Setup of fjord:
Design fp2_sub_add_correction, start of the top module:
module fp2_sub_add_correction
#(
  parameter RADIX = 32,
  parameter DIGITS = 14,
  parameter DIGITS_LOG = ( 
  (DIGITS <= 2) ? 1 : 
  (DIGITS <= 4) ? 2 : 
  (DIGITS <= 8) ? 3 : 
  (DIGITS <= 16) ? 4 : 
  (DIGITS <= 32) ? 5 : 
  (DIGITS <= 64) ? 6 : 
  (DIGITS <= 128) ? 7 : 
  (DIGITS <= 256) ? 8 : 
  (DIGITS <= 512) ? 9 : 
  (DIGITS <= 1024) ? 10 : 
  (DIGITS <= 2048) ? 11 : 
  (DIGITS <= 4096) ? 12 : 
  (DIGITS <= 8192) ? 13 : 
  (DIGITS <= 16384) ? 14 : 
  (DIGITS <= 32768) ? 15 : 
  (DIGITS <= 65536) ? 16 : 
  (DIGITS <= 131072) ? 17 : 
  (DIGITS <= 262144) ? 18 : 
  (DIGITS <= 524288) ? 19 : 
  (DIGITS <= 1048576) ? 20 : 
  (DIGITS <= 2097152) ? 21 : 
  (DIGITS <= 4194304) ? 22 : 
  (DIGITS <= 8388608) ? 23 : 
  (DIGITS <= 16777216) ? 24 : 
  (DIGITS <= 33554432) ? 25 : 
  (DIGITS <= 67108864) ? 26 : 
  (DIGITS <= 134217728) ? 27 : 
  (DIGITS <= 268435456) ? 28 : 
  (DIGITS <= 536870912) ? 29 : 
  (DIGITS <= 1073741824) ? 30 : 
  -1), 
  parameter FILE_CONST_PX2 = "px2.mem",
  parameter FILE_CONST_PX4 = "px4.mem"
)
(
  input wire start,
  input wire rst,
  input wire clk,
  input wire [2:0] cmd,  
  input wire extension_field_op,  
  output wire mem_a_0_rd_en,
  output wire [DIGITS_LOG-1:0] mem_a_0_rd_addr,
  input  wire [RADIX-1:0] mem_a_0_dout,
  output wire mem_a_1_rd_en,
  output wire [DIGITS_LOG-1:0] mem_a_1_rd_addr,
  input  wire [RADIX-1:0] mem_a_1_dout,
  output wire mem_b_0_rd_en,
  output wire [DIGITS_LOG-1:0] mem_b_0_rd_addr,
  input  wire [RADIX-1:0] mem_b_0_dout,
  output wire mem_b_1_rd_en,
  output wire [DIGITS_LOG-1:0] mem_b_1_rd_addr,
  input  wire [RADIX-1:0] mem_b_1_dout,
  output wire px2_mem_rd_en,
  output wire [DIGITS_LOG-1:0] px2_mem_rd_addr,
  input  wire [RADIX-1:0] px2_mem_dout,
  output wire px4_mem_rd_en,
  output wire [DIGITS_LOG-1:0] px4_mem_rd_addr,
  input  wire [RADIX-1:0] px4_mem_dout,
  input wire mem_c_0_rd_en,
  input wire [DIGITS_LOG-1:0] mem_c_0_rd_addr,
  output  wire [RADIX-1:0] mem_c_0_dout,
  input wire mem_c_1_rd_en,
  input wire [DIGITS_LOG-1:0] mem_c_1_rd_addr,
  output  wire [RADIX-1:0] mem_c_1_dout,
  output reg busy,
  output reg done
);
Settings: LEC_CHECK=0, CAP_MARGIN=20, CORE_MARGIN=2, CORE_UTILIZATION=71, CTS_CLUSTER_DIAMETER=257, SETUP_SLACK_MARGIN=1.0, SLEW_MARGIN=20; clock period 3.46 ns.
run.sh (not shown) runs the stock make flow with config.mk's settings and CLKGATE_MAP_FILE=.
fjord did not finish: a tool error stopped it during 5_1_grt.
## Diff of input files: xenon against fjord
- changing CORE_UTILIZATION from 71 to 22
- setting GPL_ROUTABILITY_DRIVEN to 1 for the first time
- removing CTS_CLUSTER_DIAMETER (formerly 257)
- removing SETUP_SLACK_MARGIN (formerly 1.0)
- setting PLACE_DENSITY to 0.58 for the first time
- changing the clock period (ns, I/O delays scaled along) from 3.46 to 6.44
Findings:
Per the final summary, xenon finished and its layout is clean on timing, DRC and antenna.
| post-DP HPWL | lower: fjord |
Re post-synthesis net count: no difference whatsoever between xenon and fjord.
Total placed cells including tap cells went up by more than a quarter going from fjord to xenon.
Summary of xenon over fjord: width of the chip higher, maximum clock path buffer count rose 1.
xenon — routability-driven placement congestion ratio 0.13 lower, fjord as reference
What delta does differently from xenon at the input level:
- SETUP_SLACK_MARGIN: unset -> -0.32
- CTS_CLUSTER_SIZE: unset -> 13
- PLACE_DENSITY: 0.58 -> unset
- CORE_UTILIZATION: 22 -> 72
- GPL_ROUTABILITY_DRIVEN: 1 -> unset
- the clock period (ns, I/O delays scaled along): 6.44 -> 3.3
==> comparison <==
- The flow did not stop early for xenon: all stages ran, and the layout cleared the timing, design-rule and antenna checks.
- delta did not finish: a tool error stopped it during 5_1_grt.
- Changes observed in delta relative to xenon: weighted congestion reported at the end of routability-driven placement went up 14%, vertical die dimension dropped about 44%, area share of xor/xnor cells in the synthesized design neither gained nor lost much, row count now smaller, cell area after placement went up 1400 µm².
- On number of cells after detailed placement: between delta and xenon, it ends up higher for xenon.
- Across both runs, post-place setup slack was lower for delta than for xenon.
- Per the comparison of delta with xenon, die area now smaller; number of storage elements in the synthesis netlist comparable.
